File: config.mk
export PLATFORM = sky130hd
export DESIGN_NAME = booth_walloc
export DESIGN_NICKNAME = booth_walloc
export VERILOG_FILES = /design/flow/design.v
export SDC_FILE = /design/flow/constraint.sdc
export NUM_CORES = 4
export LEC_CHECK = 0
export ABC_AREA = 0
export CAP_MARGIN = 20
export CORE_ASPECT_RATIO = 1.01
export CORE_MARGIN = 2
export CORE_UTILIZATION = 65
export CTS_CLUSTER_DIAMETER = 189
export CTS_CLUSTER_SIZE = 17
export GPL_ROUTABILITY_DRIVEN = 1
export MAX_ROUTING_LAYER = met4
export MIN_ROUTING_LAYER = met1
export SLEW_MARGIN = 20
export TNS_END_PERCENT = 70
File: constraint.sdc
create_clock -name core_clock -period 4.33 [get_ports {clk}]
set_input_delay 0.8660 -clock core_clock [delete_from_list [all_inputs] [get_ports {clk}]]
set_output_delay 0.8660 -clock core_clock [all_outputs]
set_load 0.01 [all_outputs]
File: design.v
module booth_sel(
  input [2:0] src,
  output [3:0] sel
);
wire y_add,y,y_sub;
wire sel_negative,sel_double_negative,sel_positive,sel_double_positive;
assign {y_add,y,y_sub} = src;
assign sel_negative =  y_add & (y & ~y_sub | ~y & y_sub);
assign sel_positive = ~y_add & (y & ~y_sub | ~y & y_sub);
assign sel_double_negative =  y_add & ~y & ~y_sub;
assign sel_double_positive = ~y_add &  y &  y_sub;
assign sel={sel_negative,sel_positive,sel_double_negative,sel_double_positive};
endmodule
module booth_result_sel(
  input [3:0] sel,
  input [1:0] src,
  output      p 
);
wire x,x_sub;
wire sel_negative,sel_double_negative,sel_positive,sel_double_positive;
assign {sel_negative,sel_positive,sel_double_negative,sel_double_positive}=sel;
assign {x,x_sub} =src;
assign p = ~(~(sel_negative & ~x) & ~(sel_double_negative & ~x_sub) 
           & ~(sel_positive & x ) & ~(sel_double_positive &  x_sub));
endmodule
module booth_partial
#(
    parameter WIDTH = 34
)
(
  input [2*WIDTH-1:0]  x_src,
  input [2:0] y_src,
  output [2*WIDTH-1:0]   p_result,
  output                cout 
);
wire y_add,y,y_sub;
assign {y_add,y,y_sub} = y_src;
wire [3:0] sel;
wire sel_negative,sel_double_negative,sel_positive,sel_double_positive;
assign {sel_negative,sel_positive,sel_double_negative,sel_double_positive}=sel;
assign cout=sel_negative || sel_double_negative;
booth_sel booth_sel(
    .src    (y_src),
    .sel    (sel)
);
booth_result_sel partial0(.sel (sel), .src ({x_src[0],1'b0}), .p (p_result[0]));
genvar x;
generate for ( x =1;x<WIDTH*2;x=x+1) begin : gen_partial
    booth_result_sel partial(.sel (sel), .src (x_src[x:x-1]), .p (p_result[x]));
end endgenerate
endmodule
module switch_17x68bits(
   input [1155:0] part_group,
      output [1155:0] sw_group
);
wire [67:0] po16,po15,po14,po13,po12,po11,po10,po09,po08,po07,po06,po05,po04,po03,po02,po01,po00;
assign {po16,po15,po14,po13,po12,po11,po10,po09,po08,po07,po06,po05,po04,po03,po02,po01,po00} = part_group;
genvar x;
generate for ( x =0;x<68;x=x+1) begin : gen_switch
    assign sw_group[(x+1)*17-1:x*17] = {po16[x],po15[x],po14[x],po13[x],po12[x],po11[x],po10[x],po09[x],
                                     po08[x],po07[x],po06[x],po05[x],po04[x],po03[x],po02[x],po01[x],po00[x]};
end endgenerate
endmodule
module walloc_17bits(
    input [16:0] src_in,
    input [13:0]  cin,
    output [13:0] cout_group,
    output      cout,s
);
wire [13:0] c;
wire [4:0] first_s;
csa csa0 (.in (src_in[16:14]), .cout (c[4]), .s (first_s[4]) );
csa csa1 (.in (src_in[13:11]), .cout (c[3]), .s (first_s[3]) );
csa csa2 (.in (src_in[10:08]), .cout (c[2]), .s (first_s[2]) );
csa csa3 (.in (src_in[07:05]), .cout (c[1]), .s (first_s[1]) );
csa csa4 (.in (src_in[04:02]), .cout (c[0]), .s (first_s[0]) );
wire [3:0] secnod_s;
csa csa5 (.in ({first_s[4:2]}             ), .cout (c[8]), .s (secnod_s[3]));
csa csa6 (.in ({first_s[1:0],src_in[1]}   ), .cout (c[7]), .s (secnod_s[2]));
csa csa7 (.in ({src_in[0],cin[4:3]}       ), .cout (c[6]), .s (secnod_s[1]));
csa csa8 (.in ({cin[2:0]}                 ), .cout (c[5]), .s (secnod_s[0]));
wire [1:0] thrid_s;
csa csa9 (.in (secnod_s[3:1]          ), .cout (c[10]), .s (thrid_s[1]));
csa csaA (.in ({secnod_s[0],cin[6:5]} ), .cout (c[09]), .s (thrid_s[0]));
wire [1:0] fourth_s;
csa csaB (.in ({thrid_s[1:0],cin[10]} ),  .cout (c[12]), .s (fourth_s[1]));
csa csaC (.in ({cin[9:7]             }),  .cout (c[11]), .s (fourth_s[0]));
wire fifth_s;
csa csaD (.in ({fourth_s[1:0],cin[11]}),  .cout (c[13]), .s (fifth_s));
csa csaE (.in ({fifth_s,cin[13:12]}   ),  .cout (cout),  .s  (s));
assign cout_group = c;
endmodule
module csa(
  input [2:0] in,
  output cout,s
);
wire a,b,cin;
assign a=in[2];
assign b=in[1];
assign cin=in[0];
assign s = a ^ b ^ cin;
assign cout = a & b | b & cin | a & cin;
endmodule
module booth_walloc# (parameter COMPUTER_WIDTH=32,parameter WIDTH =COMPUTER_WIDTH+2)
(
  input               clk           ,
  input               reset         ,
  input  [COMPUTER_WIDTH:0] src1,
  input  [COMPUTER_WIDTH:0] src2,
  input         in_valid,
  output reg    in_ready,
  output reg    out_valid,
  output [COMPUTER_WIDTH*2-1:0] result
);
reg [WIDTH-1:0] multiplier;
reg [WIDTH*2-1:0] multiplicand;
reg first_doing;
wire ready_to_doing;
assign ready_to_doing = in_ready && in_valid;
always@(posedge clk ) begin
      if (reset ) begin
        in_ready <=1'b0;
      end
      else begin
        in_ready<=1'b1;
      end
      if (ready_to_doing) begin
        first_doing<=1'b1;
      end
      else begin
        first_doing <= 1'b0;
      end
      out_valid <= first_doing;
end
always @(posedge clk ) begin
  if (ready_to_doing) begin
    multiplicand <= {{WIDTH{src1[COMPUTER_WIDTH]}},src1};
    multiplier <= {src2[COMPUTER_WIDTH],src2};
  end
end
wire [1155:0] part_group;
wire [16:0]   part_cout;
booth_partial part0 (.x_src (multiplicand), .y_src({multiplier[1:0],1'b0}), 
                        .p_result (part_group[67:0]), .cout(part_cout[0]));
genvar x;
generate for ( x =1;x<17;x=x+1) begin : gen_walloc_partial
booth_partial part (
                    .x_src ({multiplicand[2*WIDTH-1-2*x:0],
                    {2*x{1'b0}}}), 
                    .y_src({multiplier[(x+1)*2-1:x*2-1]}), 
                    .p_result (part_group[(x+1)*68-1:x*68]), .cout(part_cout[x]));
end endgenerate
wire [1155:0] swo_group; 
switch_17x68bits switch (.part_group (part_group), .sw_group (swo_group));
wire [937:0] wt_cout; 
wire [66:0]  wt_c;
wire [67:0]  wt_s;
walloc_17bits walloc00 (.src_in (swo_group[16:0]), .cin({part_cout[13:0]}), 
                    .cout_group (wt_cout[13:0]),  .cout(wt_c[0]), .s (wt_s[0]));
genvar y;
generate for ( y =1;y<67;y=y+1) begin : gen_walloc
walloc_17bits walloc  (.src_in (swo_group[(y+1)*17-1:y*17]), .cin({wt_cout[y*14-1:(y-1)*14]}), 
                    .cout_group (wt_cout[(y+1)*14-1:y*14]),  .cout(wt_c[y]), .s (wt_s[y]));
end endgenerate
walloc_17bits walloc67(.src_in (swo_group[1155:1139]), .cin({wt_cout[937:924]}), 
                    .cout_group (),  .cout(), .s (wt_s[67]));
reg [67:0] wt_s_buf,wt_c_buf;
reg  part_next_highest_bit;
always@(posedge clk ) begin
  if (first_doing) begin
    wt_c_buf <= {wt_c,part_cout[14]};
    wt_s_buf <= {wt_s};
    part_next_highest_bit <= part_cout[15];
  end
end
wire [WIDTH*2-1:0] adder_a;
wire [WIDTH*2-1:0] adder_b;
wire              adder_cin;
wire [WIDTH*2-1:0] adder_result;
wire        adder_cout;
assign adder_a   = wt_c_buf;
assign adder_b   = wt_s_buf;
assign adder_cin = part_next_highest_bit;
assign {adder_cout, adder_result} = adder_a + adder_b + {{WIDTH*2-2{1'b0}},adder_cin};
assign result = adder_result[COMPUTER_WIDTH*2-1:0];
endmodule
File: run.sh
#!/bin/bash
# the make line also repeats each setting of config.mk as NAME=value (left out here)
make -C /OpenROAD-flow-scripts/flow DESIGN_CONFIG=/design/flow/config.mk WORK_HOME=/design/flow/orfs CLKGATE_MAP_FILE= finish
==> notes.md, run 1 <==
flow finished, numbers: share of Yosys cell area claimed by the top area cell type 36.43%, transition at the pin with the smallest max-transition slack 1.111 ns, critical path cell sequence buf_4, nand2_1, nand2_2, o21ai_4, inv_2, fa_2, fa_1, fa_1, inv_1, fa_1, inv_1, fa_2, xor2_2, xnor2_2, xnor2_2, xnor2_2, xnor2_2, xnor2_2, xnor2_1, Post-Route Hold Slack 0.7174 ns, causes of the layout check failure setup timing, weighted congestion reported at the end of routability-driven placement 1.012, seq pwr 5.15 mW, nature of the critical path startpoint flip-flop, top cell types by occurrence after synthesis sky130_fd_sc_hd__fa_1 (768), sky130_fd_sc_hd__inv_1 (657), sky130_fd_sc_hd__nor2_1 (522), critical path depth 19, Mapped Avg Cell Area 9.176 µm², beginning of the worst register-to-register path multiplier[15], Post-synth EDFFs 195, Clock group 1.77 mW, R2R Setup Slk -0.81 ns, unrepaired setup endpoints after global routing true, fin. max-slew vios 0, data required time of the critical path 4.61 ns, Yosys chip area 0.04221 mm², net switching power of the design 19.93 mW, worst endpoint data arrival time 5.42 ns, number of flip-flops and latches in the synthesized netlist 198, largest cells by area after synthesis sky130_fd_sc_hd__fa_1 (36%), sky130_fd_sc_hd__edfxtp_1 (14%), sky130_fd_sc_hd__xor2_1 (6.2%), sky130_fd_sc_hd__xnor2_1 (6.1%), sky130_fd_sc_hd__inv_1 (5.8%), Relative slew margins 25.93%, count of buffers inserted at the top-level ports 134, DIE AREA 0.06699 mm², initial antenna violation count 2, placement row count 93, most frequently used flop master after synthesis sky130_fd_sc_hd__edfxtp_1, Clock Sinks 198, launching element of the worst setup path multiplier[15], total wirelength of the detailed-routed design 154200 µm, aoi share 16.44%, detailed-route vias per instance 6.431, post-route DRC violation count 0, pin count of the biggest net entering global routing 68, core utilization at floorplan 65.95%, largest fanout on the critical path 6, number of iterations in the first detailed-routing pass 14, Clock Power Share 4.2%, Synth warnings 1, Die Span X 257.6 µm, setup ws final -0.8102 ns, I/O pin total 135, startpoint of the worst hold path first_doing, maximum buffer depth of the clock tree 2, portion of total power attributed to combinational logic 83.5%, reported combinational group power 35.0 mW, switching power share of the total 47.55%, Post-Place Cells 5902, CP endpoint kind flip-flop, post-placement cell area 0.05062 mm², run status complete, but fails checks, clock slew at the register clock pins of the worst setup and hold paths 0.10 ns, total clock buffers created by CTS 17, clock latency on the worst-skew pair 0.53 ns, H-tree Lvls 4, Fill cells 3477, quantity of hold-fixing buffers added after cts 0, final hold viol count 0, RR Endpoint adder_b[63], number of violations of the max-capacitance limit 0, first-pass GRT wire length 224300 µm, Layout Skew 0.02055 ns, AND/OR/NAND/NOR Cells, Area Fraction 7.850%, number of distinct library cells after synthesis 69, tool warnings 31, number of endpoints failing setup at the final stage 168, minimum period implied by the final worst setup slack 5.140 ns, final cell count without fillers 6036, xor-xnor portion of the synthesized cell area 12.32%, # Cells Yosys 4600, P_int 21.99 mW, crit path max-delay cell type sky130_fd_sc_hd__fa_2, worst reg-to-reg path cell count 19, netlist area before placement 0.04221 mm², register share of total power 12.3%, area overhead of the layout relative to synthesis 29.31%, number of stages on the worst hold path 0, clock tree from TritonCTS yes, startpoint-to-endpoint class of the critical path flip-flop to flip-flop, type of the most critical hold path flip-flop to flip-flop, DP Wirelength 112000 µm, power density of the placed cells 768.0 mW/mm², post-synthesis cell type with the largest combined area sky130_fd_sc_hd__fa_1, area fraction in full adders, half adders and majority gates 38.68%, overall power of the completed layout 41.92 mW, sequential element share of the synthesized area 14.02%, setup_tns -75.04 ns, Main power group combinational logic, Leakage 23.53 nW, largest non-sequential cell family by area adder cells, die extent in y 260.1 µm, largest vdd supply drop 1.110 mV, Buf/Inv on CP 4, Max Freq 194.5 MHz, remaining number of nets flagged by the antenna check after routing 0, instance tally after logic synthesis 4600, wire per inst 25.54 µm, top cell type by instance count after synthesis sky130_fd_sc_hd__fa_1, endpoint of the worst hold path adder_b[58], final std cell area, no fill 0.05458 mm², global-route usage over all layers 45.89%, Async SR Flop Fraction 0%, grt ovf 0, CP dominant cell by count sky130_fd_sc_hd__xnor2_2, Final #Nets 6078, gate family responsible for the most delay along the worst path adder cells, CORE AREA 0.06400 mm², final worst-path cycle share 118.7%, root buffer cell sky130_fd_sc_hd__clkbuf_16, multiplexer share of the synthesized area 0.7826%, end point of the critical path adder_b[63], vias after detailed routing 38815, Max stage delay on crit path 0.61 ns, violation tally from detailed-route iteration zero 5257, Syn Nets 5513, number of global-route vias before repair 38825
-- routing by layer --
metal | GRT usage (%) | part of all wire, %
met5 | - | 0
met3 | 13.41 | 14
met4 | 18.14 | 5.9
met2 | 69.66 | 45
met1 | 58.32 | 35
-- per-stage QoR --
stage / util, % / setup slack [ns]
detailed placement: 79.10 / -0.8168
floorplan: - / -0.9310
global route: 85.28 / -0.8686
global placement: 79.09 / -0.9274
finish: 85.28 / -0.8102
CTS: 82.09 / -0.6669
-- layout make-up --
class / count / area [µm²] / share of cell area, %
Tap cell: 855 / 1070 / 1.960
Clock buffer: 19 / 442.9 / 0.8115
Timing Repair Buffer: 995 / 9987 / 18.30
Antenna cell: 3 / 7.507 / 0.01375
Inverter: 657 / 2501 / 4.583
Multi-Input combinational cell: 3296 / 34500 / 63.21
Clock inverter: 13 / 151.4 / 0.2774
Sequential cell: 198 / 5919 / 10.85
-- timing repair --
action | 4_1_cts | 5_1_grt
pin swaps | 84 | 164
resized | 345 | 462
setup buffers | 47 | 40
setup endpoints to repair | 179 | 179
cloned | 7 | 14
==> inputs of run 2 (changes only) <==
- ABC_AREA: 0 -> 1
- CORE_ASPECT_RATIO: 1.01 -> not set
- CORE_UTILIZATION: 65 -> 68
- CTS_CLUSTER_DIAMETER: 189 -> 299
- CTS_CLUSTER_SIZE: 17 -> 99
- GPL_ROUTABILITY_DRIVEN: 1 -> not set
- MAX_ROUTING_LAYER: met4 -> not set
- MIN_ROUTING_LAYER: met1 -> not set
- PLACE_DENSITY: not set -> 0.43
- TNS_END_PERCENT: 70 -> 10
- clock period: 4.33 -> 3.71 ns (I/O delays scaled with it)
==> run 2 against run 1 <==
Against the previous run:
- the flow now stops in 5_1_grt
- die size shrank 5.0%
- synthesized cell count is 13% higher
- synthesized area down 0.71%
==> notes.md, run 2 <==
run results: root buffer cell sky130_fd_sc_hd__clkbuf_16, aoi share 19.30% (+2.9 points), DIE AREA 0.06363 mm² (-5.0%), die extent in y 252.3 µm (-3.0%), core utilization at floorplan 68.29% (+2.3 points), AND/OR/NAND/NOR Cells, Area Fraction 13.34% (+5.5 points), Die Span X 252.3 µm (-2.1%), first error [ERROR GRT-0116] Global routing finished with congestion. Check the congestion regions in the DRC Viewer., multiplexer share of the synthesized area 0% (-0.78 points), share of Yosys cell area claimed by the top area cell type 36.69% (+0.26 points), most frequently used flop master after synthesis sky130_fd_sc_hd__edfxtp_1, Post-synth EDFFs 195 (unchanged), number of distinct library cells after synthesis 47 (-32%), DP Wirelength 156000 µm (+39%), top cell types by occurrence after synthesis sky130_fd_sc_hd__inv_1 (997), sky130_fd_sc_hd__nand2_1 (973), sky130_fd_sc_hd__fa_1 (768), grt ovf 111, terminating stage of the flow 5_1_grt, Clock Sinks 198 (unchanged), netlist area before placement 0.04191 mm² (-0.71%), post-synthesis cell type with the largest combined area sky130_fd_sc_hd__fa_1, maximum buffer depth of the clock tree 2 (unchanged), sequential element share of the synthesized area 14.12% (+0.10 points), weighted congestion reported at the end of routability-driven placement 1.149 (+13%), xor-xnor portion of the synthesized cell area 1.024% (-11 points), Async SR Flop Fraction 0% (unchanged), run status did not finish, instance tally after logic synthesis 5203 (+13%), post-placement cell area 0.05117 mm² (+1.1%), Post-Place Cells 6524 (+11%), minimum setup slack after placement -1.568 ns (-0.7513 ns), Synth warnings 1 (unchanged), # Cells Yosys 5203 (+13%), CORE AREA 0.06137 mm² (-4.1%), Mapped Avg Cell Area 8.055 µm² (-12%), placement row count 91 (-2.2%), largest non-sequential cell family by area adder cells, area fraction in full adders, half adders and majority gates 38.96% (+0.28 points), total clock buffers created by CTS 17 (unchanged), number of flip-flops and latches in the synthesized netlist 198 (unchanged), Yosys chip area 0.04191 mm² (-0.71%), H-tree Lvls 4 (unchanged), Syn Nets 6116 (+11%), global-route usage over all layers 76.18%, largest cells by area after synthesis sky130_fd_sc_hd__fa_1 (37%), sky130_fd_sc_hd__edfxtp_1 (14%), sky130_fd_sc_hd__inv_1 (8.9%), sky130_fd_sc_hd__nand2_1 (8.7%), sky130_fd_sc_hd__a221oi_1 (5.5%), top cell type by instance count after synthesis sky130_fd_sc_hd__inv_1, count of buffers inserted at the top-level ports 134 (unchanged), I/O pin total 135 (unchanged)
run 2: layer usage:
layer	GRT overflow	global-route usage, %
met1	7	76.20
met2	60	93.20
met3	4	61.75
met4	40	71.73
met5	0	37.53
run 2: through the flow:
step                power, mW  setup TNS (ns)  hold WS (ns)
detailed placement      43.11         -177.04        0.7120
global placement        39.50         -153.56        0.6757
CTS                     46.25         -173.12        0.6658
floorplan               27.62         -151.66        0.7216
run 2: timing repair:
item	CTS
gates cloned	4
pin swaps	179
resized	350
setup endpoints to repair	182
hold buffers	0
setup buffers	21
==> inputs of run 3 (changes only) <==
- ABC_AREA: 1 -> not set
- CORE_ASPECT_RATIO: not set -> 1.75
- CORE_UTILIZATION: 68 -> 65
- CTS_CLUSTER_DIAMETER: 299 -> 228
- CTS_CLUSTER_SIZE: 99 -> 100
- PLACE_DENSITY: 0.43 -> not set
- SLEW_MARGIN: 20 -> 10
- TNS_END_PERCENT: 10 -> 15
- clock period: 3.71 -> 7.5 ns (I/O delays scaled with it)
==> run 3 against run 2 <==
Against the previous run:
- the run now finishes clean
- synthesized cell count down 12%
- synthesized area up 0.71%
- die size up 5.4%
==> notes.md, run 3 <==
flow finished, numbers: seq pwr 3.00 mW, transition at the pin with the smallest max-transition slack 1.300 ns, number of stages on the worst hold path 0, overall power of the completed layout 21.69 mW, instance tally after logic synthesis 4600 (-12%), remaining number of nets flagged by the antenna check after routing 0, I/O pin total 135 (unchanged), final worst-path cycle share 88.11%, Syn Nets 5513 (-9.9%), setup_tns 0 ns, total wirelength of the detailed-routed design 147700 µm, final hold viol count 0, wire per inst 28.07 µm, launching element of the worst setup path adder_a[0], AND/OR/NAND/NOR Cells, Area Fraction 7.850% (-5.5 points), post-synthesis cell type with the largest combined area sky130_fd_sc_hd__fa_1, vias after detailed routing 34953, largest vdd supply drop 0.7062 mV, largest non-sequential cell family by area adder cells, multiplexer share of the synthesized area 0.7826% (+0.78 points), Async SR Flop Fraction 0% (unchanged), register share of total power 13.8%, Resized cells post-CTS 0 (-100%), power density of the placed cells 483.6 mW/mm², share of Yosys cell area claimed by the top area cell type 36.43% (-0.26 points), number of iterations in the first detailed-routing pass 6, largest cells by area after synthesis sky130_fd_sc_hd__fa_1 (36%), sky130_fd_sc_hd__edfxtp_1 (14%), sky130_fd_sc_hd__xor2_1 (6.2%), sky130_fd_sc_hd__xnor2_1 (6.1%), sky130_fd_sc_hd__inv_1 (5.8%), CORE AREA 0.06433 mm² (+4.8%), aoi share 16.44% (-2.9 points), clock tree from TritonCTS yes, post-CTS setup-driven buffer insertion count 0 (-100%), sequential element share of the synthesized area 14.02% (-0.10 points), CP endpoint kind output pin, number of endpoints failing setup at the final stage 0, unrepaired setup endpoints after global routing false, H-tree Lvls 4 (unchanged), most frequently used flop master after synthesis sky130_fd_sc_hd__edfxtp_1, Relative slew margins 13.36%, post-route DRC violation count 0, violation tally from detailed-route iteration zero 4006, end point of the critical path result[62], top cell type by instance count after synthesis sky130_fd_sc_hd__fa_1, Post-Place Cells 5228 (-20%), netlist area before placement 0.04221 mm² (+0.71%), top cell types by occurrence after synthesis sky130_fd_sc_hd__fa_1 (768), sky130_fd_sc_hd__inv_1 (657), sky130_fd_sc_hd__nor2_1 (522), endpoint of the worst hold path out_valid, number of violations of the max-capacitance limit 0, # Cells Yosys 4600 (-12%), DP Wirelength 108700 µm (-30%), quantity of hold-fixing buffers added after cts 0 (unchanged), RR Endpoint adder_b[28], Leakage 18.96 nW, fin. max-slew vios 0, area fraction in full adders, half adders and majority gates 38.68% (-0.28 points), Clock group 1.05 mW, DIE AREA 0.06707 mm² (+5.4%), startpoint-to-endpoint class of the critical path flip-flop to output pin, Clock Sinks 198 (unchanged), placement row count 123 (+35%), startpoint of the worst hold path first_doing, Synth warnings 1 (unchanged), number of global-route vias before repair 36070, Main power group combinational logic, pin count of the biggest net entering global routing 68, number of flip-flops and latches in the synthesized netlist 198 (unchanged), beginning of the worst register-to-register path multiplier[23], worst reg-to-reg path cell count 12, Max stage delay on crit path 0.73 ns, total clock buffers created by CTS 17 (unchanged), Post-synth EDFFs 195 (unchanged), Clock Power Share 4.8%, Layout Skew 0.02199 ns, portion of total power attributed to combinational logic 81.3%, gate family responsible for the most delay along the worst path AND-OR/OR-AND gates, net switching power of the design 10.63 mW, die extent in y 341.1 µm (+35%), crit path max-delay cell type sky130_fd_sc_hd__a211oi_2, critical path cell sequence inv_1, fa_1, inv_1, fa_1, a211oi_1, o21ai_2, o2111ai_2, a21boi_2, a211oi_2, o31ai_4, a2111oi_2, o41ai_2, xor2_1, clkdlybuf4s50_1, critical path depth 14, nature of the critical path startpoint flip-flop, detailed-route vias per instance 6.640, weighted congestion reported at the end of routability-driven placement 1.005 (-13%), largest fanout on the critical path 5, maximum buffer depth of the clock tree 2 (unchanged), Buf/Inv on CP 3, tool warnings 28, type of the most critical hold path flip-flop to flip-flop, final cell count without fillers 5264, clock latency on the worst-skew pair 0.55 ns, root buffer cell sky130_fd_sc_hd__clkbuf_16, reported combinational group power 17.6 mW, grt ovf 0, run status finished clean, Yosys chip area 0.04221 mm² (+0.71%), first-pass GRT wire length 222700 µm, area overhead of the layout relative to synthesis 6.276%, minimum period implied by the final worst setup slack 6.608 ns, number of distinct library cells after synthesis 69 (+47%), clock slew at the register clock pins of the worst setup and hold paths 0.09 ns, Final #Nets 5350, R2R Setup Slk 1.31 ns, Max Freq 151.3 MHz, Die Span X 196.6 µm (-22%), switching power share of the total 48.99%, count of buffers inserted at the top-level ports 134 (unchanged), P_int 11.07 mW, global-route usage over all layers 45.80%, xor-xnor portion of the synthesized cell area 12.32% (+11 points), data required time of the critical path 6.00 ns, core utilization at floorplan 65.61% (-2.7 points), worst endpoint data arrival time 5.11 ns, Mapped Avg Cell Area 9.176 µm² (+14%), initial antenna violation count 3
-- run 3: routing by layer --
metal | vias up | GRT usage, % | wire, µm
met5 | - | 0 | 13
met4 | 2 | 39.24 | 15610
met3 | 847 | 12.34 | 15190
met2 | 2383 | 74.00 | 70620
met1 | 17177 | 50.00 | 46290
li1 | 14544 | - | -
-- run 3: cell type report --
class / count / area (µm²)
clock buffers: 17 / 425.4
well taps: 812 / 1016
flip-flops and latches: 198 / 5919
inverters: 657 / 2466
multi-input cells: 3293 / 32370
diodes: 2 / 5.005
repair buffers: 270 / 2452
fillers: 5166 / 19470
clock inverters: 15 / 201.4
-- run 3: metrics by stage --
step,cell area (µm²),setup WS (ns),util [%],hold slack [ns]
after global placement,44180,1.462,68.68,0.6260
after global routing,44850,0.6849,69.73,0.6569
after detailed placement,44180,1.465,68.68,0.6270
after CTS,44810,0.9174,69.65,0.6403
final,44860,0.8918,69.73,0.6581
after floorplan,42210,1.087,-,0.7342
==> inputs of run 4 (changes only) <==
- ABC_AREA: not set -> 0
- CORE_ASPECT_RATIO: 1.75 -> 1.26
- CORE_UTILIZATION: 65 -> 71
- CTS_CLUSTER_DIAMETER: 228 -> 189
- CTS_CLUSTER_SIZE: 100 -> 41
- GPL_ROUTABILITY_DRIVEN: not set -> 1
- MAX_ROUTING_LAYER: not set -> met5
- MIN_ROUTING_LAYER: not set -> met1
- PLACE_DENSITY_LB_ADDON: not set -> 0.28
- SETUP_SLACK_MARGIN: not set -> -0.39
- SLEW_MARGIN: 10 -> 20
- TNS_END_PERCENT: 15 -> 75
- clock period: 7.5 -> 4.54 ns (I/O delays scaled with it)
==> run 4 against run 3 <==
Against the previous run:
- synthesized cell count unchanged
- die size down 8.4%
- the flow now stops in 5_1_grt
- synthesized area stayed put
==> notes.md, run 4 <==
run results: run status did not finish, terminating stage of the flow 5_1_grt, first error [ERROR GRT-0232] Routing congestion too high. Check the congestion heatmap in the GUI., Syn Nets 5513 (unchanged), global-route usage over all layers 69.80%, share of Yosys cell area claimed by the top area cell type 36.43% (unchanged), weighted congestion reported at the end of routability-driven placement 1.043 (+3.8%), Post-synth EDFFs 195 (unchanged), sequential element share of the synthesized area 14.02% (unchanged), largest non-sequential cell family by area adder cells, DP Wirelength 121700 µm (+12%), most frequently used flop master after synthesis sky130_fd_sc_hd__edfxtp_1, CORE AREA 0.05893 mm² (-8.4%), placement row count 100 (-19%), netlist area before placement 0.04221 mm² (unchanged), number of flip-flops and latches in the synthesized netlist 198 (unchanged), DIE AREA 0.06143 mm² (-8.4%), core utilization at floorplan 71.62% (+6.0 points), Die Span X 221.2 µm (+13%), grt ovf 6, Clock Sinks 198 (unchanged), total clock buffers created by CTS 17 (unchanged), multiplexer share of the synthesized area 0.7826% (unchanged), aoi share 16.44% (unchanged), area fraction in full adders, half adders and majority gates 38.68% (unchanged), Synth warnings 1 (unchanged), AND/OR/NAND/NOR Cells, Area Fraction 7.850% (unchanged), quantity of hold-fixing buffers added after cts 0 (unchanged), I/O pin total 135 (unchanged), count of buffers inserted at the top-level ports 134 (unchanged), maximum buffer depth of the clock tree 2 (unchanged), top cell types by occurrence after synthesis sky130_fd_sc_hd__fa_1 (768), sky130_fd_sc_hd__inv_1 (657), sky130_fd_sc_hd__nor2_1 (522), die extent in y 277.7 µm (-19%), Mapped Avg Cell Area 9.176 µm² (unchanged), # Cells Yosys 4600 (unchanged), Async SR Flop Fraction 0% (unchanged), xor-xnor portion of the synthesized cell area 12.32% (unchanged), instance tally after logic synthesis 4600 (unchanged), H-tree Lvls 4 (unchanged), post-synthesis cell type with the largest combined area sky130_fd_sc_hd__fa_1, largest cells by area after synthesis sky130_fd_sc_hd__fa_1 (36%), sky130_fd_sc_hd__edfxtp_1 (14%), sky130_fd_sc_hd__xor2_1 (6.2%), sky130_fd_sc_hd__xnor2_1 (6.1%), sky130_fd_sc_hd__inv_1 (5.8%), top cell type by instance count after synthesis sky130_fd_sc_hd__fa_1, root buffer cell sky130_fd_sc_hd__clkbuf_16, number of distinct library cells after synthesis 69 (unchanged), Yosys chip area 0.04221 mm² (unchanged)
## run 4: timing repair
item,CTS
setup buffers,69
endpoints found under the setup margin,162
pin swaps,231
gates resized,401
cloned,12
## run 4: layer usage
| layer | GRT overflow | GRT usage (%) |
|---|---|---|
| met5 | 0 | 19.04 |
| met4 | 2 | 71.57 |
| met3 | 0 | 51.18 |
| met2 | 3 | 89.03 |
| met1 | 1 | 69.06 |
## run 4: through the flow
step / cell area [µm²] / total power, mW / worst slack [ns] / util, % / std cells
4_1_cts: 52780 / 38.71 / -0.5862 / 89.56 / 5849
3_5_place_dp: 49970 / 36.08 / -0.6415 / 84.79 / 5764
3_3_place_gp: 49960 / 33.55 / -0.5155 / 84.78 / 5764
2_1_floorplan: 42440 / 23.54 / -0.7357 / - / 4600
==> inputs of run 5 (changes only) <==
- ABC_AREA: 0 -> not set
- CAP_MARGIN: 20 -> 25
- CORE_ASPECT_RATIO: 1.26 -> not set
- CORE_UTILIZATION: 71 -> 40
- CTS_CLUSTER_DIAMETER: 189 -> 306
- CTS_CLUSTER_SIZE: 41 -> not set
- GPL_ROUTABILITY_DRIVEN: 1 -> not set
- MAX_ROUTING_LAYER: met5 -> met4
- MIN_ROUTING_LAYER: met1 -> not set
- PLACE_DENSITY_LB_ADDON: 0.28 -> 0.22
- SETUP_SLACK_MARGIN: -0.39 -> not set
- TNS_END_PERCENT: 75 -> 80
- clock period: 4.54 -> 7.5 ns (I/O delays scaled with it)
==> run 5 against run 4 <==
Against the previous run:
- the run now finishes clean
- synthesized cell count did not move
- synthesized area stayed put
- die size grew 76%
==> notes.md, run 5 <==
flow finished, numbers: AND/OR/NAND/NOR Cells, Area Fraction 7.850% (unchanged), root buffer cell sky130_fd_sc_hd__clkbuf_16, maximum buffer depth of the clock tree 2 (unchanged), worst reg-to-reg path cell count 20, I/O pin total 135 (unchanged), launching element of the worst setup path adder_a[0], first-pass GRT wire length 218900 µm, number of iterations in the first detailed-routing pass 6, data required time of the critical path 6.00 ns, worst endpoint data arrival time 5.16 ns, Buf/Inv on CP 2, Syn Nets 5513 (unchanged), Leakage 18.92 nW, Final #Nets 5342, startpoint-to-endpoint class of the critical path flip-flop to output pin, endpoint of the worst hold path adder_a[61], top cell types by occurrence after synthesis sky130_fd_sc_hd__fa_1 (768), sky130_fd_sc_hd__inv_1 (657), sky130_fd_sc_hd__nor2_1 (522), nature of the critical path startpoint flip-flop, gate family responsible for the most delay along the worst path AND-OR/OR-AND gates, share of Yosys cell area claimed by the top area cell type 36.43% (unchanged), fin. max-slew vios 0, seq pwr 2.94 mW, RR Endpoint adder_b[63], global-route usage over all layers 27.92%, post-synthesis cell type with the largest combined area sky130_fd_sc_hd__fa_1, remaining number of nets flagged by the antenna check after routing 0, startpoint of the worst hold path first_doing, register share of total power 13.8%, top cell type by instance count after synthesis sky130_fd_sc_hd__fa_1, initial antenna violation count 1, clock latency on the worst-skew pair 0.53 ns, Main power group combinational logic, DP Wirelength 106600 µm (-12%), beginning of the worst register-to-register path multiplier[15], grt ovf 0, count of buffers inserted at the top-level ports 134 (unchanged), area overhead of the layout relative to synthesis 7.939%, DIE AREA 0.1081 mm² (+76%), largest fanout on the critical path 6, P_int 10.94 mW, CORE AREA 0.1050 mm² (+78%), switching power share of the total 48.76%, Yosys chip area 0.04221 mm² (unchanged), Die Span X 328.8 µm (+49%), total clock buffers created by CTS 17 (unchanged), setup_tns 0 ns, unrepaired setup endpoints after global routing false, quantity of hold-fixing buffers added after cts 0 (unchanged), placement row count 119 (+19%), number of flip-flops and latches in the synthesized netlist 198 (unchanged), R2R Setup Slk 1.23 ns, Max stage delay on crit path 0.69 ns, detailed-route vias per instance 5.700, transition at the pin with the smallest max-transition slack 1.129 ns, minimum period implied by the final worst setup slack 6.662 ns, aoi share 16.44% (unchanged), number of global-route vias before repair 33792, CP endpoint kind output pin, Clock group 1.03 mW, tool warnings 26, number of distinct library cells after synthesis 69 (unchanged), weighted congestion reported at the end of routability-driven placement 0.9351 (-10%), largest non-sequential cell family by area adder cells, # Cells Yosys 4600 (unchanged), net switching power of the design 10.41 mW, Post-synth EDFFs 195 (unchanged), core utilization at floorplan 40.21% (-31 points), final worst-path cycle share 88.83%, H-tree Lvls 4 (unchanged), total area of multi-input combinational cells 0.03240 mm², portion of total power attributed to combinational logic 81.4%, die extent in y 328.8 µm (+18%), crit path max-delay cell type sky130_fd_sc_hd__o21ai_2, Post-Place Cells 5795 (+0.54%), post-route DRC violation count 0, type of the most critical hold path flip-flop to flip-flop, run status finished clean, setup ws final 0.8380 ns, overall power of the completed layout 21.36 mW, clock tree from TritonCTS yes, post-CTS setup-driven buffer insertion count 0 (-100%), area taken by flip-flops and latches 0.005919 mm², final hold viol count 0, largest vdd supply drop 0.2900 mV, Max Freq 150.1 MHz, number of stages on the worst hold path 0, Resized cells post-CTS 0 (-100%), Clock Sinks 198 (unchanged), minimum setup slack after placement 1.165 ns (+1.807 ns), clock slew at the register clock pins of the worst setup and hold paths 0.09 ns, reported combinational group power 17.4 mW, wire per inst 24.68 µm, power density of the placed cells 468.7 mW/mm², end point of the critical path result[55], most frequently used flop master after synthesis sky130_fd_sc_hd__edfxtp_1, Relative slew margins 24.66%, violation tally from detailed-route iteration zero 3629, Clock Power Share 4.8%, sequential element share of the synthesized area 14.02% (unchanged), Mapped Avg Cell Area 9.176 µm² (unchanged), largest cells by area after synthesis sky130_fd_sc_hd__fa_1 (36%), sky130_fd_sc_hd__edfxtp_1 (14%), sky130_fd_sc_hd__xor2_1 (6.2%), sky130_fd_sc_hd__xnor2_1 (6.1%), sky130_fd_sc_hd__inv_1 (5.8%), Layout Skew 0.01930 ns, Async SR Flop Fraction 0% (unchanged), pin count of the biggest net entering global routing 68, Synth warnings 1 (unchanged), number of violations of the max-capacitance limit 0, critical path depth 12, xor-xnor portion of the synthesized cell area 12.32% (unchanged), critical path cell sequence inv_1, fa_1, nand2b_1, a21oi_1, o2111ai_1, o21ai_2, a311oi_1, o21ai_1, nand4_1, nand3_1, nor4b_1, clkdlybuf4s50_1, netlist area before placement 0.04221 mm² (unchanged), total wirelength of the detailed-routed design 144000 µm, final cell count without fillers 5834, instance tally after logic synthesis 4600 (unchanged), area fraction in full adders, half adders and majority gates 38.68% (unchanged), number of endpoints failing setup at the final stage 0, multiplexer share of the synthesized area 0.7826% (unchanged), Fill cells 10145, vias after detailed routing 33256
run 5: cell type report:
cell class / count / area share [%]
Inverter: 657 / 5.413
Clock inverter: 15 / 0.4257
Sequential cell: 198 / 12.99
Antenna cell: 1 / 0.005493
Multi-Input combinational cell: 3293 / 71.11
Tap cell: 1391 / 3.820
Clock buffer: 17 / 0.9338
Timing Repair Buffer: 262 / 5.298
run 5: per-stage QoR:
stage | cell area (µm²) | hold slack, ns | util [%]
3_3_place_gp | 44770 | 0.7770 | 42.65
2_1_floorplan | 42210 | 0.7342 | -
6_report | 45560 | 0.7700 | 43.40
3_5_place_dp | 44810 | 0.7823 | 42.69
5_1_grt | 45560 | 0.8148 | 43.40
4_1_cts | 45430 | 0.7992 | 43.28
run 5: per-layer routing:
layer	share of wire, %	wire [µm]	track usage (%)
met1	42	61170	38.25
met2	44	63850	41.04
met3	9.7	13900	5.626
met4	3.5	5056	9.897
met5	0	0	-
==> inputs of run 6 (changes only) <==
- ABC_AREA: not set -> 0
- CAP_MARGIN: 25 -> 20
- CORE_ASPECT_RATIO: not set -> 1.26
- CORE_UTILIZATION: 40 -> 71
- CTS_CLUSTER_DIAMETER: 306 -> 189
- CTS_CLUSTER_SIZE: not set -> 41
- GPL_ROUTABILITY_DRIVEN: not set -> 1
- MAX_ROUTING_LAYER: met4 -> met5
- MIN_ROUTING_LAYER: not set -> met1
- PLACE_DENSITY_LB_ADDON: 0.22 -> 0.28
- SETUP_SLACK_MARGIN: not set -> -0.45
- TNS_END_PERCENT: 80 -> 5
- clock period: 7.5 -> 4.51 ns (I/O delays scaled with it)
==> run 6 against run 5 <==
Against the previous run:
- the layout now fails its checks (setup timing)
- via count rose by 26%
- synthesized area did not move
- hold slack improved by 0.010 ns
==> notes.md, run 6 <==
flow finished, numbers: run status complete, but fails checks, causes of the layout check failure setup timing, end point of the critical path adder_b[15], sequential element share of the synthesized area 14.02% (unchanged), critical path cell sequence buf_4, buf_4, nor2_1, nand2_1, buf_12, buf_4, o21ai_0, fa_1, inv_1, fa_1, fa_1, inv_1, fa_1, fa_1, fa_1, reported combinational group power 33.1 mW (+90%), DP Wirelength 116200 µm (+9.0%), die extent in y 277.7 µm (-16%), vias after detailed routing 41937 (+26%), area fraction in full adders, half adders and majority gates 38.68% (unchanged), Main power group combinational logic, startpoint of the worst hold path first_doing, fin. max-slew vios 0 (unchanged), grt ovf 0 (unchanged), nature of the critical path startpoint flip-flop, global-route usage over all layers 52.37% (+24 points), Buf/Inv on CP 6 (+4), DIE AREA 0.06143 mm² (-43%), seq pwr 4.98 mW (+69%), post-route DRC violation count 0 (unchanged), Synth warnings 1 (unchanged), netlist area before placement 0.04221 mm² (unchanged), pin count of the biggest net entering global routing 71 (+4.4%), clock latency on the worst-skew pair 0.60 ns (+0.07 ns), initial antenna violation count 10 (+9), Leakage 22.39 nW (+18%), top cell type by instance count after synthesis sky130_fd_sc_hd__fa_1, R2R Setup Slk -1.40 ns (-2.63 ns), xor-xnor portion of the synthesized cell area 12.32% (unchanged), transition at the pin with the smallest max-transition slack 1.342 ns (+0.2126 ns), Max stage delay on crit path 0.97 ns (+0.28 ns), largest fanout on the critical path 25 (+19), number of endpoints failing setup at the final stage 175 (+175), portion of total power attributed to combinational logic 82.8% (+1.4 points), # Cells Yosys 4600 (unchanged), crit path max-delay cell type sky130_fd_sc_hd__o21ai_0, Clock group 1.87 mW (+82%), launching element of the worst setup path multiplier[9], AND/OR/NAND/NOR Cells, Area Fraction 7.850% (unchanged), number of stages on the worst hold path 0 (unchanged), H-tree Lvls 4 (unchanged), clock slew at the register clock pins of the worst setup and hold paths 0.11 ns (+0.02 ns), CORE AREA 0.05893 mm² (-44%), share of Yosys cell area claimed by the top area cell type 36.43% (unchanged), data required time of the critical path 4.84 ns (-1.16 ns), setup_tns -104.57 ns (-104.57 ns), Post-Place Cells 5720 (-1.3%), overall power of the completed layout 39.90 mW (+87%), beginning of the worst register-to-register path multiplier[9], core utilization at floorplan 71.62% (+31 points), largest cells by area after synthesis sky130_fd_sc_hd__fa_1 (36%), sky130_fd_sc_hd__edfxtp_1 (14%), sky130_fd_sc_hd__xor2_1 (6.2%), sky130_fd_sc_hd__xnor2_1 (6.1%), sky130_fd_sc_hd__inv_1 (5.8%), multiplexer share of the synthesized area 0.7826% (unchanged), number of violations of the max-capacitance limit 0 (unchanged), Final #Nets 5908 (+11%), final cell count without fillers 5779 (-0.94%), Post-synth EDFFs 195 (unchanged), register share of total power 12.5% (-1.3 points), power density of the placed cells 771.9 mW/mm² (+65%), switching power share of the total 49.59% (+0.84 points), Die Span X 221.2 µm (-33%), Post-Route Hold Slack 0.7805 ns (+0.01044 ns), largest non-sequential cell family by area adder cells, final std cell area, no fill 0.05170 mm² (+13%), Clock Power Share 4.7% (about the same), minimum period implied by the final worst setup slack 5.913 ns, total wirelength of the detailed-routed design 173400 µm (+20%), quantity of hold-fixing buffers added after cts 0 (unchanged), top cell types by occurrence after synthesis sky130_fd_sc_hd__fa_1 (768), sky130_fd_sc_hd__inv_1 (657), sky130_fd_sc_hd__nor2_1 (522), instance tally after logic synthesis 4600 (unchanged), remaining number of nets flagged by the antenna check after routing 0 (unchanged), maximum buffer depth of the clock tree 2 (unchanged), first-pass GRT wire length 241100 µm (+10%), post-synthesis cell type with the largest combined area sky130_fd_sc_hd__fa_1, count of buffers inserted at the top-level ports 134 (unchanged), area overhead of the layout relative to synthesis 22.48%, Mapped Avg Cell Area 9.176 µm² (unchanged), CP dominant cell by count sky130_fd_sc_hd__fa_1, type of the most critical hold path flip-flop to flip-flop, Clock Sinks 198 (unchanged), number of iterations in the first detailed-routing pass 14 (+8), Layout Skew 0.03794 ns (+0.01865 ns), clock tree from TritonCTS yes, worst reg-to-reg path cell count 15 (-25%), root buffer cell sky130_fd_sc_hd__clkbuf_16, post-placement cell area 0.04950 mm² (+10%), number of flip-flops and latches in the synthesized netlist 198 (unchanged), Syn Nets 5513 (unchanged), I/O pin total 135 (unchanged), number of global-route vias before repair 42030 (+24%), final worst-path cycle share 131.1% (+42 points), Relative slew margins 10.56% (-14 points), total clock buffers created by CTS 17 (unchanged), critical path depth 15 (+3), wire per inst 30.01 µm (+22%), RR Endpoint adder_b[15], net switching power of the design 19.79 mW (+90%), final hold viol count 0 (unchanged), gate family responsible for the most delay along the worst path adder cells, CP endpoint kind flip-flop, P_int 20.11 mW (+84%), placement row count 100 (-16%), setup ws final -1.403 ns (-2.241 ns), weighted congestion reported at the end of routability-driven placement 1.025 (+9.6%), tool warnings 31 (+19%), startpoint-to-endpoint class of the critical path flip-flop to flip-flop, number of distinct library cells after synthesis 69 (unchanged), aoi share 16.44% (unchanged), worst endpoint data arrival time 6.24 ns (+1.08 ns), detailed-route vias per instance 7.257 (+27%), unrepaired setup endpoints after global routing true, Max Freq 169.1 MHz, Async SR Flop Fraction 0% (unchanged), most frequently used flop master after synthesis sky130_fd_sc_hd__edfxtp_1, endpoint of the worst hold path adder_a[34], Yosys chip area 0.04221 mm² (unchanged), violation tally from detailed-route iteration zero 7653 (+110%), largest vdd supply drop 1.173 mV (+300%)
## run 6: final cells by class
class,instances,area (µm²)
repair buffers,828,8153
diodes,6,15.01
fillers,2595,7236
inverters,657,2487
clock inverters,15,225.2
flip-flops and latches,198,5919
multi-input cells,3293,33510
clock buffers,17,425.4
well taps,765,957.2
## run 6: what timing repair did
action                                  4_1_cts  5_1_grt
gates resized                               168      254
cloned                                        0        0
pin swaps                                    35      116
setup buffers                                 3       30
endpoints found under the setup margin      150      151
## run 6: layer usage
layer	global-route usage (%)	wire length (µm)	vias up	share of wire [%]
li1	-	-	15682	-
met1	57.18	48650	19604	28
met5	0	384	-	0.22
met2	79.03	74000	4555	43
met4	49.04	23540	20	14
met3	19.28	26830	2076	15
## run 6: stage by stage
stage               worst slack, ns  util (%)
floorplan                   -0.8340         -
global placement            -0.7026     83.99
detailed placement          -0.7548     83.99
CTS                         -0.6281     85.98
global route                 -1.302     87.71
finish                       -1.403     87.72
==> inputs of run 7 (changes only) <==
- ABC_AREA: 0 -> 1
- CORE_ASPECT_RATIO: 1.26 -> not set
- CORE_UTILIZATION: 71 -> 65
- CTS_CLUSTER_DIAMETER: 189 -> 279
- CTS_CLUSTER_SIZE: 41 -> 100
- GPL_ROUTABILITY_DRIVEN: 1 -> not set
- MAX_ROUTING_LAYER: met5 -> not set
- MIN_ROUTING_LAYER: met1 -> not set
- PLACE_DENSITY: not set -> 0.37
- PLACE_DENSITY_LB_ADDON: 0.28 -> not set
- SETUP_SLACK_MARGIN: -0.45 -> not set
- clock period: 4.51 -> 3.81 ns (I/O delays scaled with it)
==> run 7 against run 6 <==
Against the previous run:
- synthesized cell count increased by 13%
- the flow now stops in 5_1_grt
- die size increased by 8.3%
- synthesized area decreased by 0.71%
==> notes.md, run 7 <==
run results: run status did not finish, terminating stage of the flow 5_1_grt, first error [ERROR GRT-0232] Routing congestion too high. Check the congestion heatmap in the GUI., number of flip-flops and latches in the synthesized netlist 198 (unchanged), global-route usage over all layers 77.29%, share of Yosys cell area claimed by the top area cell type 36.69% (+0.26 points), CORE AREA 0.06412 mm² (+8.8%), aoi share 19.30% (+2.9 points), largest non-sequential cell family by area adder cells, grt ovf 158, Mapped Avg Cell Area 8.055 µm² (-12%), Post-synth EDFFs 195 (unchanged), total clock buffers created by CTS 17 (unchanged), instance tally after logic synthesis 5203 (+13%), H-tree Lvls 4 (unchanged), root buffer cell sky130_fd_sc_hd__clkbuf_16, core utilization at floorplan 65.37% (-6.3 points), weighted congestion reported at the end of routability-driven placement 1.136 (+11%), # Cells Yosys 5203 (+13%), Syn Nets 6116 (+11%), sequential element share of the synthesized area 14.12% (+0.10 points), I/O pin total 135 (unchanged), AND/OR/NAND/NOR Cells, Area Fraction 13.34% (+5.5 points), Yosys chip area 0.04191 mm² (-0.71%), xor-xnor portion of the synthesized cell area 1.024% (-11 points), DIE AREA 0.06652 mm² (+8.3%), largest cells by area after synthesis sky130_fd_sc_hd__fa_1 (37%), sky130_fd_sc_hd__edfxtp_1 (14%), sky130_fd_sc_hd__inv_1 (8.9%), sky130_fd_sc_hd__nand2_1 (8.7%), sky130_fd_sc_hd__a221oi_1 (5.5%), top cell type by instance count after synthesis sky130_fd_sc_hd__inv_1, post-synthesis cell type with the largest combined area sky130_fd_sc_hd__fa_1, Synth warnings 1 (unchanged), number of distinct library cells after synthesis 47 (-32%), die extent in y 257.9 µm (-7.1%), top cell types by occurrence after synthesis sky130_fd_sc_hd__inv_1 (997), sky130_fd_sc_hd__nand2_1 (973), sky130_fd_sc_hd__fa_1 (768), DP Wirelength 155600 µm (+34%), placement row count 93 (-7.0%), area fraction in full adders, half adders and majority gates 38.96% (+0.28 points), Async SR Flop Fraction 0% (unchanged), Die Span X 257.9 µm (+17%), most frequently used flop master after synthesis sky130_fd_sc_hd__edfxtp_1, Clock Sinks 198 (unchanged), count of buffers inserted at the top-level ports 134 (unchanged), maximum buffer depth of the clock tree 2 (unchanged), minimum setup slack after placement -1.624 ns (-0.8691 ns), multiplexer share of the synthesized area 0% (-0.78 points), netlist area before placement 0.04191 mm² (-0.71%)
-- run 7: per-layer routing --
layer	GRT overflow	global-route usage, %
met2	76	93.03
met3	8	64.34
met1	6	78.05
met5	3	31.48
met4	65	73.11
-- run 7: per-stage QoR --
stage / instances / area (µm²)
after CTS: 6753 / 54440
after floorplan: 5203 / 42020
after global placement: 6638 / 51520
after detailed placement: 6638 / 51520
-- run 7: what timing repair did --
item | CTS
gates cloned | 10
endpoints found under the hold margin | 0
hold buffers | 0
setup buffers | 73
endpoints found under the setup margin | 174
pin swaps | 266
gates resized | 449
==> inputs of run 8 (changes only) <==
- ABC_AREA: 1 -> 0
- CORE_ASPECT_RATIO: not set -> 1.64
- CORE_UTILIZATION: 65 -> 54
- CTS_CLUSTER_DIAMETER: 279 -> 189
- CTS_CLUSTER_SIZE: 100 -> 17
- GPL_ROUTABILITY_DRIVEN: not set -> 1
- MAX_ROUTING_LAYER: not set -> met5
- MIN_ROUTING_LAYER: not set -> met1
- PLACE_DENSITY: 0.37 -> not set
- PLACE_DENSITY_LB_ADDON: not set -> 0.28
- TNS_END_PERCENT: 5 -> not set
- clock period: 3.81 -> 5.36 ns (I/O delays scaled with it)
==> run 8 against run 7 <==
Against the previous run:
- now clean on timing, DRC and antenna
- synthesized cell count decreased by 12%
- die size increased by 21%
- synthesized area grew 0.71%
==> notes.md, run 8 <==
flow finished, numbers: run status finished clean, launching element of the worst setup path multiplier[17], type of the most critical hold path flip-flop to flip-flop, quantity of hold-fixing buffers added after cts 0 (unchanged), Yosys chip area 0.04221 mm² (+0.71%), clock tree from TritonCTS yes, violation tally from detailed-route iteration zero 3598, number of iterations in the first detailed-routing pass 6, I/O pin total 135 (unchanged), first-pass GRT wire length 222300 µm, post-synthesis cell type with the largest combined area sky130_fd_sc_hd__fa_1, Syn Nets 5513 (-9.9%), met3 usage 8.781%, H-tree Lvls 4 (unchanged), post-placement cell area 0.04595 mm² (-11%), switching power share of the total 48.37%, utilization of the core after routing 60.91%, weighted congestion reported at the end of routability-driven placement 0.9855 (-13%), nature of the critical path startpoint flip-flop, largest cells by area after synthesis sky130_fd_sc_hd__fa_1 (36%), sky130_fd_sc_hd__edfxtp_1 (14%), sky130_fd_sc_hd__xor2_1 (6.2%), sky130_fd_sc_hd__xnor2_1 (6.1%), sky130_fd_sc_hd__inv_1 (5.8%), unrepaired setup endpoints after global routing true, critical path cell sequence buf_4, buf_6, nor2_2, buf_4, a22oi_2, o21ai_1, fa_1, inv_1, fa_1, fa_1, inv_1, fa_1, fa_1, fa_1, gate family responsible for the most delay along the worst path adder cells, # Cells Yosys 4600 (-12%), Fill cells 6425, CP endpoint kind flip-flop, Layout Skew 0.03270 ns, final hold viol count 0, remaining number of nets flagged by the antenna check after routing 0, core utilization at floorplan 54.44% (-11 points), minimum setup slack after placement -0.3236 ns (+1.300 ns), GR Layer Usage met1 41.49%, count of buffers inserted at the top-level ports 134 (unchanged), vias after detailed routing 34937, placement row count 131 (+41%), portion of total power attributed to combinational logic 81.4%, clock latency on the worst-skew pair 0.58 ns, register share of total power 13.8%, CORE AREA 0.07753 mm² (+21%), global-route usage over all layers 37.58%, number of endpoints failing setup at the final stage 0, total clock buffers created by CTS 17 (unchanged), R2R Setup Slk 0.01 ns, maximum buffer depth of the clock tree 2 (unchanged), fin. max-slew vios 0, instance tally after logic synthesis 4600 (-12%), share of Yosys cell area claimed by the top area cell type 36.43% (-0.26 points), multiplexer share of the synthesized area 0.7826% (+0.78 points), net switching power of the design 14.60 mW, number of distinct library cells after synthesis 69 (+47%), Post-Route Hold Slack 0.7643 ns, largest fanout on the critical path 20, data required time of the critical path 5.66 ns, top cell types by occurrence after synthesis sky130_fd_sc_hd__fa_1 (768), sky130_fd_sc_hd__inv_1 (657), sky130_fd_sc_hd__nor2_1 (522), Max Freq 187.0 MHz, transition at the pin with the smallest max-transition slack 1.134 ns, beginning of the worst register-to-register path multiplier[17], minimum period implied by the final worst setup slack 5.349 ns, RR Endpoint adder_b[32], number of global-route vias before repair 35953, met2 GRT Util 61.18%, AND/OR/NAND/NOR Cells, Area Fraction 7.850% (-5.5 points), most frequently used flop master after synthesis sky130_fd_sc_hd__edfxtp_1, Mapped Avg Cell Area 9.176 µm² (+14%), top cell type by instance count after synthesis sky130_fd_sc_hd__fa_1, seq pwr 4.16 mW, Max stage delay on crit path 0.57 ns, final worst-path cycle share 99.79%, Clock group 1.46 mW, Relative slew margins 24.40%, worst endpoint data arrival time 5.65 ns, Die Span X 222.3 µm (-14%), critical path depth 14, xor-xnor portion of the synthesized cell area 12.32% (+11 points), largest vdd supply drop 0.6547 mV, most crowded layer after global routing met2, tool warnings 27, P_int 15.58 mW, root buffer cell sky130_fd_sc_hd__clkbuf_16, Main power group combinational logic, power density of the placed cells 639.2 mW/mm², Post-synth EDFFs 195 (unchanged), Clock Power Share 4.8%, sequential element share of the synthesized area 14.02% (-0.10 points), pin count of the biggest net entering global routing 95, final std cell area, no fill 0.04723 mm², Synth warnings 1 (unchanged), startpoint of the worst hold path first_doing, Leakage 19.91 nW, detailed-route vias per instance 6.283, post-route DRC violation count 0, Clock Sinks 198 (unchanged), area fraction in full adders, half adders and majority gates 38.68% (-0.28 points), number of flip-flops and latches in the synthesized netlist 198 (unchanged), clock slew at the register clock pins of the worst setup and hold paths 0.11 ns, worst reg-to-reg path cell count 14, end point of the critical path adder_b[32], number of violations of the max-capacitance limit 0, endpoint of the worst hold path adder_b[48], setup ws final 0.01131 ns, area overhead of the layout relative to synthesis 11.89%, die extent in y 362.0 µm (+40%), number of stages on the worst hold path 0, reported combinational group power 24.6 mW, DP Wirelength 107500 µm (-31%), Final #Nets 5463, crit path max-delay cell type sky130_fd_sc_hd__fa_1, DIE AREA 0.08048 mm² (+21%), initial antenna violation count 1, grt ovf 0, netlist area before placement 0.04221 mm² (+0.71%), startpoint-to-endpoint class of the critical path flip-flop to flip-flop, largest non-sequential cell family by area adder cells, Buf/Inv on CP 5, wire per inst 26.70 µm, aoi share 16.44% (-2.9 points), CP dominant cell by count sky130_fd_sc_hd__fa_1, total wirelength of the detailed-routed design 148500 µm, Async SR Flop Fraction 0% (unchanged)
==> run 8: layout make-up <==
type	instances	area (µm²)	area share (%)
well taps	997	1247	2.641
clock inverters	15	210.2	0.4451
inverters	657	2495	5.283
repair buffers	383	4355	9.223
clock buffers	17	425.4	0.9008
flip-flops and latches	198	5919	12.53
diodes	1	2.502	0.005299
multi-input cells	3293	32570	68.97
==> run 8: layer usage <==
layer / vias to the layer above / wire length (µm) / share of wire [%]
li1: 14759 / - / -
met1: 17187 / 48550 / 33
met2: 2217 / 71010 / 48
met3: 774 / 13760 / 9.3
met4: 0 / 15170 / 10
met5: - / 0 / 0
==> run 8: stage by stage <==
step | TNS [ns] | instances | power [mW]
after floorplan | 0 | 4600 | 20.00
after global placement | -0.7811 | 5494 | 27.46
after detailed placement | -0.8127 | 5494 | 28.46
after CTS | 0 | 5535 | 30.26
after global routing | -0.1994 | 5561 | 33.41
final | 0 | 5561 | 30.19
==> run 8: repair_timing <==
item | 4_1_cts | 5_1_grt
resized | 41 | 63
pin swaps | 13 | 13
buffers inserted | 9 | 22
setup endpoints to repair | 31 | 94
gates cloned | 0 | 3
==> inputs of run 9 (changes only) <==
- ABC_AREA: 0 -> 1
- CORE_ASPECT_RATIO: 1.64 -> 0.59
- CORE_MARGIN: 2 -> 9
- CORE_UTILIZATION: 54 -> 19
- CTS_CLUSTER_SIZE: 17 -> 41
- GPL_TIMING_DRIVEN: not set -> 0
- MAX_ROUTING_LAYER: met5 -> met4
- MIN_ROUTING_LAYER: met1 -> met2
- TNS_END_PERCENT: not set -> 95
- clock period: 5.36 -> 7.56 ns (I/O delays scaled with it)
==> run 9 against run 8 <==
Against the previous run:
- the run now fails in 5_1_grt
- die size increased to 3.0 times the previous value
- synthesized cell count up 13%
- synthesized area fell by 0.71%
==> notes.md, run 9 <==
run results: top cell types by occurrence after synthesis sky130_fd_sc_hd__inv_1 (997), sky130_fd_sc_hd__nand2_1 (973), sky130_fd_sc_hd__fa_1 (768), Async SR Flop Fraction 0% (unchanged), number of distinct library cells after synthesis 47 (-32%), xor-xnor portion of the synthesized cell area 1.024% (-11 points), root buffer cell sky130_fd_sc_hd__clkbuf_16, share of Yosys cell area claimed by the top area cell type 36.69% (+0.26 points), weighted congestion reported at the end of routability-driven placement 1.240 (+26%), Yosys chip area 0.04191 mm² (-0.71%), terminating stage of the flow 5_1_grt, number of flip-flops and latches in the synthesized netlist 198 (unchanged), count of buffers inserted at the top-level ports 134 (unchanged), sequential element share of the synthesized area 14.12% (+0.10 points), post-synthesis cell type with the largest combined area sky130_fd_sc_hd__fa_1, core utilization at floorplan 19.25% (-35 points), top cell type by instance count after synthesis sky130_fd_sc_hd__inv_1, instance tally after logic synthesis 5203 (+13%), Mapped Avg Cell Area 8.055 µm² (-12%), global-route usage over all layers 69.23%, post-CTS setup-driven buffer insertion count 0 (-9), aoi share 19.30% (+2.9 points), largest non-sequential cell family by area adder cells, Synth warnings 1 (unchanged), die extent in y 378.7 µm (+4.6%), Clock Sinks 198 (unchanged), Die Span X 629.4 µm (+180%), Post-synth EDFFs 195 (unchanged), DP Wirelength 333700 µm (+210%), run status did not finish, first error [ERROR GRT-0116] Global routing finished with congestion. Check the congestion regions in the DRC Viewer., largest cells by area after synthesis sky130_fd_sc_hd__fa_1 (37%), sky130_fd_sc_hd__edfxtp_1 (14%), sky130_fd_sc_hd__inv_1 (8.9%), sky130_fd_sc_hd__nand2_1 (8.7%), sky130_fd_sc_hd__a221oi_1 (5.5%), grt ovf 2934, I/O pin total 135 (unchanged), quantity of hold-fixing buffers added after cts 0 (unchanged), area fraction in full adders, half adders and majority gates 38.96% (+0.28 points), AND/OR/NAND/NOR Cells, Area Fraction 13.34% (+5.5 points), netlist area before placement 0.04191 mm² (-0.71%), # Cells Yosys 5203 (+13%), multiplexer share of the synthesized area 0% (-0.78 points), maximum buffer depth of the clock tree 3 (+1), DIE AREA 0.2384 mm² (+200%), total clock buffers created by CTS 25 (+8), placement row count 131 (unchanged), most frequently used flop master after synthesis sky130_fd_sc_hd__edfxtp_1, CORE AREA 0.2177 mm² (+180%), H-tree Lvls 4 (unchanged), Syn Nets 6116 (+11%)
run 9: routing by layer:
metal,overflow,global-route usage [%]
met4,41,35.40
met1,-,-
met3,2835,84.00
met2,58,73.75
met5,-,-
run 9: timing repair:
| item | CTS |
|---|---|
| gates cloned | 0 |
| resized | 4 |
| endpoints found under the setup margin | 12 |
| pin swaps | 0 |
run 9: metrics by stage:
stage                     hold WS [ns]  setup slack (ns)  cells  area [µm²]  power (mW)
after global placement           1.279            -1.890   8263       46910       26.93
after CTS                       0.8004           0.09872   8344       48750       28.42
after floorplan                 0.7216             1.703   5203       41910       13.59
after detailed placement        0.7814           -0.2986   8311       48020       27.06
==> inputs of run 10 (changes only) <==
- ABC_AREA: 1 -> not set
- CORE_ASPECT_RATIO: 0.59 -> not set
- CORE_MARGIN: 9 -> 2
- CORE_UTILIZATION: 19 -> 45
- CTS_CLUSTER_DIAMETER: 189 -> not set
- CTS_CLUSTER_SIZE: 41 -> not set
- GPL_ROUTABILITY_DRIVEN: 1 -> not set
- GPL_TIMING_DRIVEN: 0 -> not set
- MAX_ROUTING_LAYER: met4 -> not set
- MIN_ROUTING_LAYER: met2 -> not set
- PLACE_DENSITY_LB_ADDON: 0.28 -> not set
- TNS_END_PERCENT: 95 -> not set
- clock period: 7.56 -> 5.89 ns (I/O delays scaled with it)
==> run 10 against run 9 <==
Against the previous run:
- the run now finishes clean
- synthesized cell count down 12%
- die size down 60%
- synthesized area up 0.71%
==> notes.md, run 10 <==
flow finished, numbers: run status finished clean, number of stages on the worst hold path 0, Post-synth EDFFs 195 (unchanged), ANT cells 0, crit path max-delay cell type sky130_fd_sc_hd__a211oi_1, critical path cell sequence or3b_2, nor2_1, a211oi_1, fa_1, fa_1, fa_1, inv_1, fa_1, fa_1, fa_1, launching element of the worst setup path multiplier[25], weighted congestion reported at the end of routability-driven placement 0.9704 (-22%), Leakage 19.56 nW, CP endpoint kind flip-flop, beginning of the worst register-to-register path multiplier[25], xor-xnor portion of the synthesized cell area 12.32% (+11 points), first-pass GRT wire length 213800 µm, Synth warnings 1 (unchanged), worst reg-to-reg path cell count 10, area overhead of the layout relative to synthesis 10.32%, post-route DRC violation count 0, sequential element share of the synthesized area 14.02% (-0.10 points), largest vdd supply drop 0.3486 mV, DP Wirelength 106000 µm (-68%), RR Endpoint adder_b[27], Clock Power Share 4.7%, AND/OR/NAND/NOR Cells, Area Fraction 7.850% (-5.5 points), startpoint-to-endpoint class of the critical path flip-flop to flip-flop, Clock group 1.29 mW, P_int 14.11 mW, unrepaired setup endpoints after global routing false, gate family responsible for the most delay along the worst path adder cells, CP dominant cell by count sky130_fd_sc_hd__fa_1, number of distinct library cells after synthesis 69 (+47%), Fill cells 8598, Max stage delay on crit path 0.79 ns, DIE AREA 0.09626 mm² (-60%), Syn Nets 5513 (-9.9%), grt ovf 0, startpoint of the worst hold path first_doing, nature of the critical path startpoint flip-flop, root buffer cell sky130_fd_sc_hd__clkbuf_16, number of global-route vias before repair 33525, switching power share of the total 48.30%, Mapped Avg Cell Area 9.176 µm² (+14%), Relative slew margins 27.07%, largest fanout on the critical path 26, global-route usage over all layers 30.00%, Buf/Inv on CP 1, data required time of the critical path 6.17 ns, Yosys chip area 0.04221 mm² (+0.71%), reported combinational group power 22.3 mW, top cell types by occurrence after synthesis sky130_fd_sc_hd__fa_1 (768), sky130_fd_sc_hd__inv_1 (657), sky130_fd_sc_hd__nor2_1 (522), instance tally after logic synthesis 4600 (-12%), count of buffers inserted at the top-level ports 134 (unchanged), CORE AREA 0.09319 mm² (-57%), critical path depth 10, detailed-route vias per instance 5.857, post-synthesis cell type with the largest combined area sky130_fd_sc_hd__fa_1, quantity of hold-fixing buffers added after cts 0 (unchanged), largest cells by area after synthesis sky130_fd_sc_hd__fa_1 (36%), sky130_fd_sc_hd__edfxtp_1 (14%), sky130_fd_sc_hd__xor2_1 (6.2%), sky130_fd_sc_hd__xnor2_1 (6.1%), sky130_fd_sc_hd__inv_1 (5.8%), net switching power of the design 13.18 mW, maximum buffer depth of the clock tree 2 (-1), core utilization at floorplan 45.29% (+26 points), total wirelength of the detailed-routed design 141100 µm, number of violations of the max-capacitance limit 0, clock tree from TritonCTS yes, end point of the critical path adder_b[27], final worst-path cycle share 97.25%, worst endpoint data arrival time 6.00 ns, violation tally from detailed-route iteration zero 4154, minimum period implied by the final worst setup slack 5.728 ns, aoi share 16.44% (-2.9 points), number of flip-flops and latches in the synthesized netlist 198 (unchanged), clock slew at the register clock pins of the worst setup and hold paths 0.10 ns, Final #Nets 5437, setup ws final 0.1623 ns, die extent in y 310.3 µm (-18%), total clock buffers created by CTS 17 (-32%), remaining number of nets flagged by the antenna check after routing 0, clock latency on the worst-skew pair 0.54 ns, transition at the pin with the smallest max-transition slack 1.094 ns, minimum setup slack after placement 0.3617 ns (+0.6603 ns), number of endpoints failing setup at the final stage 0, most frequently used flop master after synthesis sky130_fd_sc_hd__edfxtp_1, fin. max-slew vios 0, # Cells Yosys 4600 (-12%), top cell type by instance count after synthesis sky130_fd_sc_hd__fa_1, area fraction in full adders, half adders and majority gates 38.68% (-0.28 points), seq pwr 3.75 mW, netlist area before placement 0.04221 mm² (+0.71%), initial antenna violation count 0, wire per inst 24.37 µm, R2R Setup Slk 0.16 ns, H-tree Lvls 4 (unchanged), Die Span X 310.3 µm (-51%), Layout Skew 0.02234 ns, Max Freq 174.6 MHz, multiplexer share of the synthesized area 0.7826% (+0.78 points), pin count of the biggest net entering global routing 68, type of the most critical hold path flip-flop to flip-flop, Async SR Flop Fraction 0% (unchanged), Main power group combinational logic, placement row count 112 (-15%), endpoint of the worst hold path out_valid, tool warnings 26, final hold viol count 0, register share of total power 13.7%, vias after detailed routing 33919, setup_tns 0 ns, largest non-sequential cell family by area adder cells, Clock Sinks 198 (unchanged), power density of the placed cells 586.1 mW/mm², portion of total power attributed to combinational logic 81.5%, share of Yosys cell area claimed by the top area cell type 36.43% (-0.26 points), number of iterations in the first detailed-routing pass 8, I/O pin total 135 (unchanged)
[run 10: through the flow]
stage / hold slack [ns] / power, mW / util (%) / cell area (µm²) / instances
2_1_floorplan: 0.7342 / 18.20 / - / 42240 / 4600
3_3_place_gp: 0.6806 / 25.58 / 49.20 / 45850 / 5756
3_5_place_dp: 0.6863 / 26.04 / 49.20 / 45850 / 5756
4_1_cts: 0.6942 / 27.62 / 49.90 / 46500 / 5790
5_1_grt: 0.7278 / 30.56 / 49.97 / 46560 / 5791
6_report: 0.6952 / 27.29 / 49.97 / 46560 / 5791
[run 10: cell type report]
type	instances	area (µm²)	share of cell area [%]
multi-input cells	3293	32370	69.51
well taps	1254	1569	3.370
clock inverters	15	178.9	0.3842
repair buffers	357	3635	7.806
flip-flops and latches	198	5919	12.71
inverters	657	2470	5.304
clock buffers	17	425.4	0.9136
[run 10: timing repair]
| item | in CTS | in global routing |
|---|---|---|
| endpoints found under the setup margin | 5 | 15 |
| gates resized | 3 | 10 |
| setup buffers | 2 | 1 |
| pin swaps | 2 | 4 |
[run 10: per-layer routing]
metal / vias up / routed length, µm / GRT usage [%]
met5: - / 206 / 1.314
met3: 334 / 17010 / 9.222
met4: 6 / 4689 / 9.078
met2: 2034 / 61200 / 44.93
li1: 14708 / - / -
met1: 16837 / 58030 / 41.66
No activity file was given, so power comes from the tool's default toggle rates.
